== P ==
Design top, start of the top module:
module top #(parameter N = 4) (
  input  wire           clk  ,
  input  wire           rst  ,
  input  wire           start,
  input  wire [8*N-1:0] a_in ,
  input  wire [8*N-1:0] w_in ,
  output wire [8*N-1:0] y_out,
  output wire           ready,
  output wire           done
);
For scale: roughly 7,300 cells after synthesis, about 100 I/O pins, about 57,000 sq um of cells after synthesis.
export LEC_CHECK = 0
export ABC_AREA = 1
export CAP_MARGIN = 5
export CELL_PAD_IN_SITES_GLOBAL_PLACEMENT = 2
export CORE_ASPECT_RATIO = 0.5
export CORE_MARGIN = 2
export CORE_UTILIZATION = 17
export GPL_ROUTABILITY_DRIVEN = 0
export GPL_TIMING_DRIVEN = 0
export MAX_ROUTING_LAYER = met4
export SLEW_MARGIN = 5
export TNS_END_PERCENT = 5
create_clock -name core_clock -period 5.0 [get_ports {clk}]
run.sh (not shown) runs the stock make flow with config.mk's settings and CLKGATE_MAP_FILE=.
P completed; timing, DRC and antenna clean
#### Input delta (Q over P)
- GPL_ROUTABILITY_DRIVEN no longer set, was 0
- CELL_PAD_IN_SITES_GLOBAL_PLACEMENT no longer set, was 2
- CORE_ASPECT_RATIO no longer set, was 0.5
- SLEW_MARGIN now 20, was 5
- CORE_UTILIZATION now 40, was 17
- MAX_ROUTING_LAYER no longer set, was met4
- ABC_AREA no longer set, was 1
- GPL_TIMING_DRIVEN no longer set, was 0
- CAP_MARGIN now 20, was 5
- TNS_END_PERCENT no longer set, was 5
- the clock period (ns, I/O delays scaled along) now 4.76, was 5.0
Findings:
P completed end to end with timing, DRC and antenna clean. Q completed end to end with timing, DRC and antenna clean. [Q vs P] clock buffer count: higher in Q. Q ended up with a lower final area than P did. Between Q and P, it is Q whose data-path buffer share of cell area in the final layout is lower, by 0.54 points. P → Q: maximum frequency from static timing analysis up about 2.7%. Shortest clock period the worst path allows after layout came out lower on Q than on P.
[inputs] R vs Q
- CTS_CLUSTER_SIZE newly set to 90
- SETUP_SLACK_MARGIN newly set to -0.13
- CAP_MARGIN changed from 20 to 15
- CORE_UTILIZATION changed from 40 to 72
- CORE_ASPECT_RATIO newly set to 0.71
- the clock period (ns, I/O delays scaled along) changed from 4.76 to 2.24
Notes after the runs:
- R did not make it past global routing, where a tool error ended it.
- Delta (R minus Q): share of synthesized cell area in and, or, nand and nor gates flat, floorplan die height down 140 um.
- In the flow results for Q and R, the cell resize tally after clock tree synthesis is larger on R.
- R vs Q, number of cells after detailed placement went up by about 0.38%.
- R vs Q: instance area at placement up by more than 10%
- Of R and Q, it is R that has the higher floorplan-stage core utilization.
- R vs Q on number of levels the H-tree was split into: R is the lower one.
- Gate count of the mapped netlist: R vs Q identical
- Looking only at post-CTS setup buffer count, and setting everything else aside, the higher value of Q and R goes to R.
- As far as tally of buffers added on design ports goes, R and Q are indistinguishable; the numbers are identical.
- Total die size in R vs Q: down about 44%
[inputs] S vs R
- changing SETUP_SLACK_MARGIN from -0.13 to 1.1
- changing CAP_MARGIN from 15 to 20
- removing CORE_ASPECT_RATIO (formerly 0.71)
- removing CTS_CLUSTER_SIZE (formerly 90)
- changing CORE_UTILIZATION from 72 to 61
- changing the clock period (ns, I/O delays scaled along) from 2.24 to 3.81
## What came out
- To summarise S: no stage aborted, but the layout did not pass its checks, failing on negative setup slack.
- Count of distinct cell types in the synthesized netlist came out exactly the same in S and R.
- R -> S: number of I/O port buffers delta 0, exact match
- Comparing S against R, there is no change at all in share of cell area taken by muxes after synthesis.
- Of S and R, S shows the higher H-tree level count, with R below it.
- In the reports for S and R, the larger x dimension of the die belongs to R.


top again, from the RTL that the note above started with.
==> flow/config.mk <==
export PLATFORM = sky130hd
export DESIGN_NAME = top
export DESIGN_NICKNAME = top
export VERILOG_FILES = /design/flow/design.v
export SDC_FILE = /design/flow/constraint.sdc
export NUM_CORES = 4
export LEC_CHECK = 0
export CAP_MARGIN = 20
export CORE_MARGIN = 2
export CORE_UTILIZATION = 21
export SLEW_MARGIN = 20
==> flow/constraint.sdc <==
create_clock -name core_clock -period 7.77 [get_ports {clk}]
set_input_delay 1.5540 -clock core_clock [delete_from_list [all_inputs] [get_ports {clk}]]
set_output_delay 1.5540 -clock core_clock [all_outputs]
set_load 0.01 [all_outputs]
Rerun with:
--- a/flow/config.mk
+++ b/flow/config.mk
@@ -7,5 +7,8 @@
 export LEC_CHECK = 0
-export CAP_MARGIN = 20
+export CAP_MARGIN = 40
 export CORE_MARGIN = 2
-export CORE_UTILIZATION = 21
-export SLEW_MARGIN = 20
+export CORE_UTILIZATION = 72
+export CTS_CLUSTER_SIZE = 24
+export PLACE_DENSITY = 0.64
+export SETUP_SLACK_MARGIN = 0.54
+export SLEW_MARGIN = 30
==> flow/constraint.sdc (replaced) <==
create_clock -name core_clock -period 4.25 [get_ports {clk}]
set_input_delay 0.8500 -clock core_clock [delete_from_list [all_inputs] [get_ports {clk}]]
set_output_delay 0.8500 -clock core_clock [all_outputs]
set_load 0.01 [all_outputs]
Outcome: This time the run ran to the end with violations: negative setup slack. Worst setup slack loses 3.2 ns. Core utilization went up by 65 points. Wire length went up by about 17%. Global-route usage went up by 22 points. Area after synthesis does not change. Final area went up by 7.1%. Flip-flop count stays the same. Worst hold slack loses 0.052 ns.
Rerun with:
--- a/flow/config.mk
+++ b/flow/config.mk
@@ -13,2 +13,2 @@
 export SETUP_SLACK_MARGIN = 0.54
-export SLEW_MARGIN = 30
+export SLEW_MARGIN = 20
The changed run completed and failed the layout checks on negative setup slack; setup slack degrades by 0.0051 ns; die size stays the same; utilization is unchanged; clock skew stays flat; sequential cell count stays the same; synthesized cell count is unchanged; design area is unchanged; critical path depth came out higher by 2.
Rerun with:
--- a/flow/config.mk
+++ b/flow/config.mk
@@ -7,8 +7,7 @@
 export LEC_CHECK = 0
-export CAP_MARGIN = 40
+export CAP_MARGIN = 20
 export CORE_MARGIN = 2
 export CORE_UTILIZATION = 72
-export CTS_CLUSTER_SIZE = 24
-export PLACE_DENSITY = 0.64
-export SETUP_SLACK_MARGIN = 0.54
+export PLACE_DENSITY = 0.63
+export SETUP_SLACK_MARGIN = 1.1
 export SLEW_MARGIN = 20
==> flow/constraint.sdc (replaced) <==
create_clock -name core_clock -period 4.07 [get_ports {clk}]
set_input_delay 0.8140 -clock core_clock [delete_from_list [all_inputs] [get_ports {clk}]]
set_output_delay 0.8140 -clock core_clock [all_outputs]
set_load 0.01 [all_outputs]
Result: The changed run reached the layout checks and failed them: negative setup slack; register-to-register slack is worse by 0.43 ns; routed wire length increases by 19%; cell count increases by about 3%; utilization increases by 3.4 points; design area increases by 3.9%; global-route usage increases by 1.7 points; count of clock-buffer cells in the layout decreases by 11; non-clock buffer count increases by 207; setup slack is worse by 0.43 ns; worst hold slack hardly moves.
Rerun with:
--- a/flow/config.mk
+++ b/flow/config.mk
@@ -7,2 +7,3 @@
 export LEC_CHECK = 0
+export ABC_AREA = 1
 export CAP_MARGIN = 20
@@ -10,4 +11,9 @@
 export CORE_UTILIZATION = 72
-export PLACE_DENSITY = 0.63
-export SETUP_SLACK_MARGIN = 1.1
+export CTS_CLUSTER_DIAMETER = 228
+export CTS_CLUSTER_SIZE = 15
+export GPL_ROUTABILITY_DRIVEN = 0
+export GPL_TIMING_DRIVEN = 1
+export MAX_ROUTING_LAYER = met4
+export PLACE_DENSITY_LB_ADDON = 0.09
+export SETUP_SLACK_MARGIN = 0.59
 export SLEW_MARGIN = 20
==> flow/constraint.sdc (replaced) <==
create_clock -name core_clock -period 4.06 [get_ports {clk}]
set_input_delay 0.8120 -clock core_clock [delete_from_list [all_inputs] [get_ports {clk}]]
set_output_delay 0.8120 -clock core_clock [all_outputs]
set_load 0.01 [all_outputs]
The new run completed, yet does not pass: negative setup slack.
Clock-buffer cell count fell by 1.
Sequential cell count stays the same.
Die area is higher by 6.4%.
Rerun with:
==> flow/config.mk (replaced) <==
export PLATFORM = sky130hd
export DESIGN_NAME = top
export DESIGN_NICKNAME = top
export VERILOG_FILES = /design/flow/design.v
export SDC_FILE = /design/flow/constraint.sdc
export NUM_CORES = 4
export LEC_CHECK = 0
export ABC_AREA = 1
export CAP_MARGIN = 20
export CELL_PAD_IN_SITES_GLOBAL_PLACEMENT = 2
export CORE_ASPECT_RATIO = 0.5
export CORE_MARGIN = 2
export CORE_UTILIZATION = 17
export GPL_ROUTABILITY_DRIVEN = 0
export GPL_TIMING_DRIVEN = 0
export HOLD_SLACK_MARGIN = 0.21
export MAX_ROUTING_LAYER = met4
export SLEW_MARGIN = 5
==> flow/constraint.sdc (replaced) <==
create_clock -name core_clock -period 5.0 [get_ports {clk}]
set_input_delay 1.0000 -clock core_clock [delete_from_list [all_inputs] [get_ports {clk}]]
set_output_delay 1.0000 -clock core_clock [all_outputs]
set_load 0.01 [all_outputs]
- This time the run completed without violations
- sequential cell count does not change
- synthesized cell count does not change
- die area went up to 4.2 times its value
- routed wire length went down by a few percent
- global-route usage went down by 25 points
- via count went down by about a fifth
- final cell count went up by well over a third
- worst setup slack gains 0.42 ns
- utilization went down by 67 points
- final area went down by a few percent
